== build 75 ==
Design system_top, start of the top module:
module system_top (
    input  wire         clk, 
    input  wire         rst,
    input  wire         rx,
    output wire         tx,
    input  wire         miso,
    output wire         sclk,
    output wire         mosi,
    output wire         cs_n,
    output wire         nrst_pd,
    output wire [4:0]   pwm_servos,  
    input  wire [4:0]   input_ir,
	output wire [4:0] led_busy,
	output wire         led1, led2
);
    wire [31:0] UID;
    wire        card_OK;
    wire [4:0] disp_start;
    wire [3:0] s_count [0:4];   
    wire [4:0] busy_servo;
    wire dispensing_active = |busy_servo;
    assign led2     = dispensing_active;
	assign led_busy = busy_servo;
    rc522 rfid_inst (
        .clk            (clk),
        .rst            (rst),
        .miso           (miso),
        .sclk           (sclk),
        .mosi           (mosi),
        .cs_n           (cs_n),
        .nrst_pd        (nrst_pd),
        .UID            (UID),
        .card_OK        (card_OK)
    );
    wire [3:0] count_A, count_B, count_C, count_D, count_E;
    assign s_count[0] = count_A;
    assign s_count[1] = count_B;
  ...
For scale: roughly 4800 cells after synthesis, ~980 flip-flops, ~26 I/O pins, ~0.044 mm^2 of cells after synthesis.
export LEC_CHECK = 0
export ABC_AREA = 1
export CAP_MARGIN = 20
export CELL_PAD_IN_SITES_DETAIL_PLACEMENT = 0
export CORE_MARGIN = 2
export CORE_UTILIZATION = 72
export CTS_CLUSTER_DIAMETER = 284
export CTS_CLUSTER_SIZE = 15
export HOLD_SLACK_MARGIN = 0.25
export MAX_ROUTING_LAYER = met4
export PLACE_DENSITY_LB_ADDON = 0.01
export SETUP_SLACK_MARGIN = -0.05
export SLEW_MARGIN = 20
create_clock -name core_clock -period 2.67 [get_ports {clk}]
run.sh (not shown) runs the stock make flow with config.mk's settings and CLKGATE_MAP_FILE=.
Layout checks on build 75: not met. Flow itself completed; violations: negative setup slack.
Relative to build 75, the following input files were edited for build 86:
# build 75
export LEC_CHECK = 0
export ABC_AREA = 1
export CAP_MARGIN = 20
export CELL_PAD_IN_SITES_DETAIL_PLACEMENT = 0
export CORE_MARGIN = 2
export CORE_UTILIZATION = 72
export CTS_CLUSTER_DIAMETER = 284
export CTS_CLUSTER_SIZE = 15
export HOLD_SLACK_MARGIN = 0.25
export MAX_ROUTING_LAYER = met4
export PLACE_DENSITY_LB_ADDON = 0.01
export SETUP_SLACK_MARGIN = -0.05
export SLEW_MARGIN = 20
create_clock -name core_clock -period 2.67 [get_ports {clk}]
# build 86
export LEC_CHECK = 0
export CAP_MARGIN = 20
export CORE_MARGIN = 2
export CORE_UTILIZATION = 60
export SLEW_MARGIN = 20
create_clock -name core_clock -period 3.33 [get_ports {clk}]
Findings:
Build 86 closes out successfully: all stages finished, all timing, DRC and antenna checks passed. The number of buffers added for setup after CTS number comes out lower for build 75 vs build 86. Combinational cell fraction of total power delta for build 86 relative to build 75: 1.8 points lower. Build 86 ended with less post-synthesis compound-gate area fraction than build 75. Final cell count was lower in the run labelled build 86. Comparing build 75 and build 86, the higher data arrival time at the worst-slack endpoint is on build 86. Per the comparison of build 86 with build 75, arithmetic-cell share of the synthesized area counting full adders, half adders and majority gates saw little to no change; total number of tap cells rose by 160; summed instance area of the synthesized netlist saw a decrease; vias after detailed routing decreased 12%. In the metrics for build 75 and build 86, the one carrying the higher post-detailed-route wirelength per cell is build 86.
Relative to build 86, the following input files were edited for build 26:
# build 86
export LEC_CHECK = 0
export CAP_MARGIN = 20
export CORE_MARGIN = 2
export CORE_UTILIZATION = 60
export SLEW_MARGIN = 20
create_clock -name core_clock -period 3.33 [get_ports {clk}]
# build 26
export LEC_CHECK = 0
export CAP_MARGIN = 20
export CORE_MARGIN = 2
export CORE_UTILIZATION = 40
export SLEW_MARGIN = 20
create_clock -name core_clock -period 4.8 [get_ports {clk}]
Results
Build 26 finished every step from synthesis to the final layout, and the layout passed the timing, design-rule and antenna checks. Taking build 86 as the reference, in build 26 worst-case headroom to the max-slew limit now smaller; synthesis-to-layout area growth comparable. Build 86 → build 26: via count shows a reduction of 1071, iteration-0 DRC count of the detailed router went up by 23, relative contribution of the clock network to total power now sits higher, hold slack neither gained nor lost much. Between build 86 and build 26, insertion delay to the later sink of the worst-skew pair increased. Between build 26 and build 86, it is build 26 whose wire length of the first global-routing pass is lower, by about 2.5%. Build 26 -> build 86: post-route cell area flat.
What build 2 does differently from build 26 at the input level:
# build 26
export LEC_CHECK = 0
export CAP_MARGIN = 20
export CORE_MARGIN = 2
export CORE_UTILIZATION = 40
export SLEW_MARGIN = 20
create_clock -name core_clock -period 4.8 [get_ports {clk}]
# build 2
export LEC_CHECK = 0
export CAP_MARGIN = 20
export CORE_MARGIN = 2
export CORE_UTILIZATION = 58
export CTS_CLUSTER_SIZE = 44
export SETUP_SLACK_MARGIN = 1.58
export SLEW_MARGIN = 20
create_clock -name core_clock -period 5.39 [get_ports {clk}]
Notes after the runs:
Sort build 26 and build 2 by placed wire-length estimate asc -> top: build 26
Build 26 and build 2 ended up with nearly the same flop count.
Compared with build 26, build 2 is the less power-hungry design.
Build 26 -> build 2: placer's final routability congestion estimate increased by a little under 10%
Per the comparison of build 2 with build 26, worst hold slack after final layout closely matched the old numbers, number of global-route vias before repair increased by 1178 relative to the old numbers.
Going from build 26 to build 2, worst setup slack after placement grows by 490 ps.

========
== v56 ==
Starting RTL as in the previous note.
## system_top
module system_top (
    input  wire         clk, 
    input  wire         rst,
    input  wire         rx,
    output wire         tx,
    input  wire         miso,
    output wire         sclk,
    output wire         mosi,
    output wire         cs_n,
    output wire         nrst_pd,
    output wire [4:0]   pwm_servos,  
    input  wire [4:0]   input_ir,
	output wire [4:0] led_busy,
	output wire         led1, led2
);
clock: 6.87 ns
lec_check: 0
cap_margin: 20
core_margin: 2
core_utilization: 72
cts_cluster_diameter: 363
cts_cluster_size: 21
hold_slack_margin: -0.06
place_density: 0.66
setup_slack_margin: -0.68
slew_margin: 20
v56 closes out successfully: all stages finished, all timing, DRC and antenna checks passed.
diff inputs: v56 => v31
Settings: a change of CORE_UTILIZATION from 72 to 40; a deleted HOLD_SLACK_MARGIN that had been -0.06; a deleted SETUP_SLACK_MARGIN that had been -0.68; a deleted CTS_CLUSTER_DIAMETER that had been 363; a deleted CTS_CLUSTER_SIZE that had been 21; a deleted PLACE_DENSITY that had been 0.66; a change of the clock period (ns, I/O delays scaled along) from 6.87 to 3.2.
Results
- Delta(met1 capacity usage during global routing, v31 - v56) < 0
- v56 leaves more setup margin than v31.
- HPWL after detailed placement on v31 is ahead of v56.
- Between v56 and v31, the number of well-tap cells placed is higher for v31.
- met4 as the uppermost layer routed was reported by v56, and met5 by v31.
- Compared with v56, in v31 share of the clock period used by the worst path after layout picked up an extra 31 points, compound-cell area share of the yosys netlist neither gained nor lost much, routed wire length went up by about 0.8%, number of antenna repair diodes about even, clock group power rose by about 270%.
- Combinational fraction of design power in v31 is 0.5 points below v56.
diff inputs: v31 => v42
Settings: a change of CORE_UTILIZATION from 40 to 63; an added CTS_CLUSTER_SIZE of 42; a change of the clock period (ns, I/O delays scaled along) from 3.2 to 2.04.
## What came out
Nothing crashed in v42 and all stages finished; the problem is that the final layout failed, the offending checks being negative setup slack.
Going from v31 to v42, the floorplan utilization was found to have gone up by 23 points.
The worst setup skew after layout of v42 exceeds that of v31 by 0.016 ns.
The worst slew margin relative to its limit number comes out lower for v42 vs v31.
Cell depth of the worst setup path: v42 > v31
Comparing v42 and v31, the lower data-path buffer share of cell area in the final layout is on v31.
Total power draw ended up about 60% higher on v42 than on v31.
The fmax was comparable across v42 and v31.
v42 vs. v31: fraction of power consumed by combinational cells rose 1.4 points, delay of the slowest critical-path stage rose 0.03 ns, slew at the pin closest to its max-slew limit rose 0.19 ns, number of post-CTS setup repair buffers rose 29.
The following lists how v33 was set up differently from v42:
Settings: setting PLACE_DENSITY_LB_ADDON to 0.01 for the first time; setting SETUP_SLACK_MARGIN to 1.0 for the first time; removing CTS_CLUSTER_SIZE (formerly 42); changing CORE_UTILIZATION from 63 to 72; changing the clock period (ns, I/O delays scaled along) from 2.04 to 3.58.
Findings:
For fill cell instance count of the final layout, dividing the value from v33 by the value from v42 gives 0.70.
Diff v42 -> v33: combinational share of cell area has increased, critical path data required time has increased, worst-skew pair later-pin latency has remained practically unchanged.
Across both runs, number of cells on the worst reg-to-reg path was higher for v33 than for v42.
The flow did not stop early for v33: all stages ran, and the layout cleared the timing, design-rule and antenna checks.
When the final numbers for v42 and v33 were put side by side, the post-layout period usage of the worst path turned out to be smaller in v33.
On v33: maximum clock rate is 3.7% lower than what v42 gave.
Compared with v42, v33 shows fraction of area in registers higher by 2.9 points.
What v33 reported for clock-buffer cell count has to be multiplied by 0.933 to get the figure for v42.
The fraction of power spent switching nets in v33 sits 0.75 points above the value recorded for v42.
## Diff of input files: v47 against v33
Settings: a change of CORE_UTILIZATION from 72 to 70; a deleted PLACE_DENSITY_LB_ADDON that had been 0.01; a deleted SETUP_SLACK_MARGIN that had been 1.0; a change of the clock period (ns, I/O delays scaled along) from 3.58 to 2.71.
--- outcome ---
- | v47 | all stages done | FAIL | negative setup slack |
- Diff v33 -> v47: final-report setup violation count saw an increase; post-layout minimum cycle time has decreased.
- Against v33 as the reference, v47 delivers a higher highest attainable clock frequency.
- Met2 layer usage reported by global route in v47 vs v33: down 0.31 points
- Delta(via count, v47 - v33) < 0
- Per the comparison of v47 with v33, non-clock buffer count grew by 118, met3 routing resource usage after global routing up 0.57 points, global-route usage level.
- Going from v33 to v47, the power share of the clock group was found to have gone up by 1.3 points.

========
system_top again, from the RTL that the note above started with.
==> flow/design.v (excerpt) <==
module system_top (
    input  wire         clk, 
    input  wire         rst,
    input  wire         rx,
    output wire         tx,
    input  wire         miso,
    output wire         sclk,
    output wire         mosi,
    output wire         cs_n,
    output wire         nrst_pd,
    output wire [4:0]   pwm_servos,  
    input  wire [4:0]   input_ir,
	output wire [4:0] led_busy,
	output wire         led1, led2
);
make LEC_CHECK=0 ABC_AREA=1 CAP_MARGIN=5 CELL_PAD_IN_SITES_DETAIL_PLACEMENT=0 CORE_ASPECT_RATIO=1.2 CORE_MARGIN=2 CORE_UTILIZATION=67 GPL_ROUTABILITY_DRIVEN=1 GPL_TIMING_DRIVEN=1 MIN_ROUTING_LAYER=met1 PLACE_DENSITY_LB_ADDON=0.0 SLEW_MARGIN=20 finish   # period 4.64 ns
The starting point finished clean.
Then changed:
ABC_AREA = not set   (was 1)
CAP_MARGIN = 20   (was 5)
CELL_PAD_IN_SITES_DETAIL_PLACEMENT = not set   (was 0)
CORE_ASPECT_RATIO = not set   (was 1.2)
CORE_UTILIZATION = 58   (was 67)
CTS_CLUSTER_SIZE = 44   (was not set)
GPL_ROUTABILITY_DRIVEN = not set   (was 1)
GPL_TIMING_DRIVEN = not set   (was 1)
MIN_ROUTING_LAYER = not set   (was met1)
PLACE_DENSITY_LB_ADDON = not set   (was 0.0)
clock period = 5.39 ns   (was 4.64 ns; I/O delays follow)
Count of clock-buffer cells in the layout went up by 5.
Hold slack hardly moves.
Critical path depth falls by 2.
Utilization is lower by 9.1 points.
Via count shrinks by 11%.
Global-route usage came out lower by 3.5 points.
Then changed:
CORE_ASPECT_RATIO = 0.72   (was not set)
CORE_UTILIZATION = 70   (was 58)
CTS_CLUSTER_SIZE = not set   (was 44)
clock period = 2.68 ns   (was 5.39 ns; I/O delays follow)
With this change the flow produced a layout that fails on negative setup slack.
Hold slack gets worse by 180 ps.
Wire length went up by about a fifth.
Sequential share of layout area went down by 2.7 points.
Non-clock buffer count went up by 298.
Then changed:
CORE_ASPECT_RATIO = not set   (was 0.72)
CORE_UTILIZATION = 17   (was 70)
clock period = 4.8 ns   (was 2.68 ns; I/O delays follow)
- This time the run produced a clean layout
- combinational power fell by well over a third
- setup slack improves by 1200 ps
- hold slack improves by 220 ps
- clock power fell by well over a third
- global-route usage fell by 26 points
- count of clock-buffer cells in the layout rose by 7
- final area rose slightly
- register-to-register slack improves by 1200 ps
- power fell by well over a third
- via count fell by roughly a tenth
- sequential power fell by well over a third
Power figures rest on the tool's default switching activity, not on a simulated workload.
